Design IOTDF, start of the top module:
module IOTDF( clk, rst, in_en, iot_in, fn_sel, busy, valid, iot_out);
input          clk;
input          rst;
input          in_en;
input  [7:0]   iot_in;
input  [2:0]   fn_sel;
output         busy;
output         valid;
output [127:0] iot_out;
localparam ENCRYPT = 1, DECRYPT = 2, CRC_GEN = 3, TOP2MAX = 4, LAST2MIN = 5;
localparam FUNC_LEFT_1 = 0, FUNC_LEFT_2 = 1, FUNC_RIGHT_1 = 2, FUNC_RIGHT_2 = 3, FUNC_KEEP = 4;
reg [3:0]cnt_read_r, cnt_read_w;  
reg [2:0]cnt_round_r, cnt_round_w;  
reg [1:0]start_output_flag_r, start_output_flag_w;  
reg [2:0] fn_sel_r;
wire [2:0]fn_sel_w = fn_sel;
reg [127:0]iot_in_r, iot_in_w;
reg valid_r;
reg [127:0]iot_out1_r, iot_out1_w;
reg [127:0]iot_out2_r, iot_out2_w;
wire [63:0]IP_out;
wire [31:0]IP_out_L, IP_out_R;
wire [63:0]FP_in, FP_out;
wire [31:0]XOR_out, XOR_in1, XOR_in2;
reg [31:0]MUX_out1_63_32, MUX_out1_31_0;
wire [63:0]MUX_out1_127_64;
wire [55:0]MUX_sub_key_gen_in;
reg [2:0]sub_key_gen_func;
wire [55:0]PC1_out;
wire [47:0]KEY;
wire [55:0]KEY_before_PC2_w, KEY_before_PC2_r;  
wire [2:0]CRC_remainder;
reg [10:0]crc_dividend_in;
reg [127:0]crc_iot_out1_w;
reg Is_in_biggerthan_out1_r, Is_in_biggerthan_out1_w;  
reg Is_in_biggerthan_out2_r, Is_in_biggerthan_out2_w;  
wire Is_in_biggerthan_out1_8b, Is_in_biggerthan_out2_8b;  
wire Is_in_equal_out1_8b, Is_in_equal_out2_8b;  
reg [7:0]cmp_in_in, cmp_in_out1, cmp_in_out2;  
assign busy = 0;
assign valid = valid_r; 
assign iot_out = ((fn_sel_r==TOP2MAX || fn_sel_r==LAST2MIN) && cnt_read_r==1)? iot_out1_r:iot_out2_r;  
always@(*)begin
	cnt_read_w = (in_en)?cnt_read_r + 1'b1:cnt_read_r;
end
always@(posedge clk or posedge rst)begin
	if(rst) cnt_read_r <= 0;
	else cnt_read_r <= cnt_read_w;
end
always@(*)begin
	cnt_round_w = (cnt_read_r==15)? cnt_round_r + 1'b1:cnt_round_r;
end
  ...
Settings: LEC_CHECK=0, CAP_MARGIN=20, CORE_MARGIN=2, CORE_UTILIZATION=50, CTS_CLUSTER_SIZE=58, SETUP_SLACK_MARGIN=-0.34, SLEW_MARGIN=40, TNS_END_PERCENT=5; clock period 3.5 ns.
run.sh (not shown) runs the stock make flow with config.mk's settings and CLKGATE_MAP_FILE=.
The starting point finished but fails on setup timing.
Then changed:
- CORE_UTILIZATION: 50 -> 68
- CTS_CLUSTER_DIAMETER: not set -> 348
- CTS_CLUSTER_SIZE: 58 -> 34
- SETUP_SLACK_MARGIN: -0.34 -> not set
- SLEW_MARGIN: 40 -> 20
- TNS_END_PERCENT: 5 -> not set
- clock period: 3.5 -> 4.15 ns (I/O delays scaled with it)
Result:
- This time the run failed in 5_1_grt with GRT-0116
- synthesized cell count is unchanged
- die area drops by a quarter to a third
- synthesized area is unchanged
Then changed:
- ABC_AREA: not set -> 1
- CORE_UTILIZATION: 68 -> 72
- CTS_CLUSTER_DIAMETER: 348 -> not set
- CTS_CLUSTER_SIZE: 34 -> not set
- PLACE_DENSITY: not set -> 0.39
- SETUP_SLACK_MARGIN: not set -> 0.1
- clock period: 4.15 -> 2.28 ns (I/O delays scaled with it)
Now the flow never finished: it broke off in 3_5_place_dp. Area after synthesis fell by 1.3%. Synthesized cell count grows by about 23%. Die size came out lower by 6.7%.
Then changed:
- ABC_AREA: 1 -> not set
- CTS_CLUSTER_DIAMETER: not set -> 373
- CTS_CLUSTER_SIZE: not set -> 98
- PLACE_DENSITY: 0.39 -> 0.4
- clock period: 2.28 -> 3.66 ns (I/O delays scaled with it)
After rerunning:
- The changed run aborted during 5_1_grt, error GRT-0116
- die area came out higher by 1.3%
- synthesized cell count came out lower by 19%
- synthesized area came out higher by 1.3%

========
Setup of build 30:
Starting RTL as in the previous note.
export LEC_CHECK = 0
export ABC_AREA = 1
export CAP_MARGIN = 40
export CELL_PAD_IN_SITES_GLOBAL_PLACEMENT = 0
export CORE_ASPECT_RATIO = 0.54
export CORE_MARGIN = 3
export CORE_UTILIZATION = 52
export MIN_ROUTING_LAYER = met2
export PLACE_DENSITY_LB_ADDON = 0.2
export SETUP_SLACK_MARGIN = 1.94
export SLEW_MARGIN = 10
create_clock -name core_clock -period 9.52 [get_ports {clk}]
Stage in which a tool error killed build 30: global routing.
The following lists how build 14 was set up differently from build 30:
# build 30
export LEC_CHECK = 0
export ABC_AREA = 1
export CAP_MARGIN = 40
export CELL_PAD_IN_SITES_GLOBAL_PLACEMENT = 0
export CORE_ASPECT_RATIO = 0.54
export CORE_MARGIN = 3
export CORE_UTILIZATION = 52
export MIN_ROUTING_LAYER = met2
export PLACE_DENSITY_LB_ADDON = 0.2
export SETUP_SLACK_MARGIN = 1.94
export SLEW_MARGIN = 10
create_clock -name core_clock -period 9.52 [get_ports {clk}]
# build 14
export LEC_CHECK = 0
export CAP_MARGIN = 20
export CORE_MARGIN = 2
export CORE_UTILIZATION = 30
export SETUP_SLACK_MARGIN = 0.1
export SLEW_MARGIN = 20
create_clock -name core_clock -period 5.88 [get_ports {clk}]
Findings:
- Synthesized-area fraction occupied by and/or/nand/nor cells ended up 7.1 points lower on build 14 than on build 30.
- Build 30 → build 14: chip area line of the yosys report now sits higher; synthesized cell count now sits lower.
- Build 14 finished end to end and its layout was clean on timing, DRC and antenna.
- Lower worst slack at placement goes to build 14 over build 30.
- Build 30 → build 14: fraction of the mapped netlist area in adder cells now sits at about the same level, average cell area after synthesis grew by 25%, routability congestion estimate decreased by 31% relative to the old numbers.
- Floorplan die width for build 14: 11 um down relative to build 30
- Build 14: core area is about 80% higher than what build 30 reported.
Input changes introduced in build 9 (baseline for comparison: build 14):
# build 14
export LEC_CHECK = 0
export CAP_MARGIN = 20
export CORE_MARGIN = 2
export CORE_UTILIZATION = 30
export SETUP_SLACK_MARGIN = 0.1
export SLEW_MARGIN = 20
create_clock -name core_clock -period 5.88 [get_ports {clk}]
# build 9
export LEC_CHECK = 0
export CAP_MARGIN = 20
export CORE_MARGIN = 2
export CORE_UTILIZATION = 46
export SETUP_SLACK_MARGIN = -0.26
export SLEW_MARGIN = 20
create_clock -name core_clock -period 4.62 [get_ports {clk}]
Notes after the runs:
Finished, but not clean: build 9, with negative setup slack.
[compare] base=build 14 new=build 9: final critical-path required period dropped 0.74 ns.
Between build 9 and build 14, it is build 9 whose first-iteration DRC count is higher, by 2,501.
Between build 14 and build 9, the critical path depth is lower for build 14.
Comparing build 14 and build 9, total of fill cells in the finished design is higher on build 14.
Setup violation total in the final timing report, build 14 and build 9, lower one = build 14.
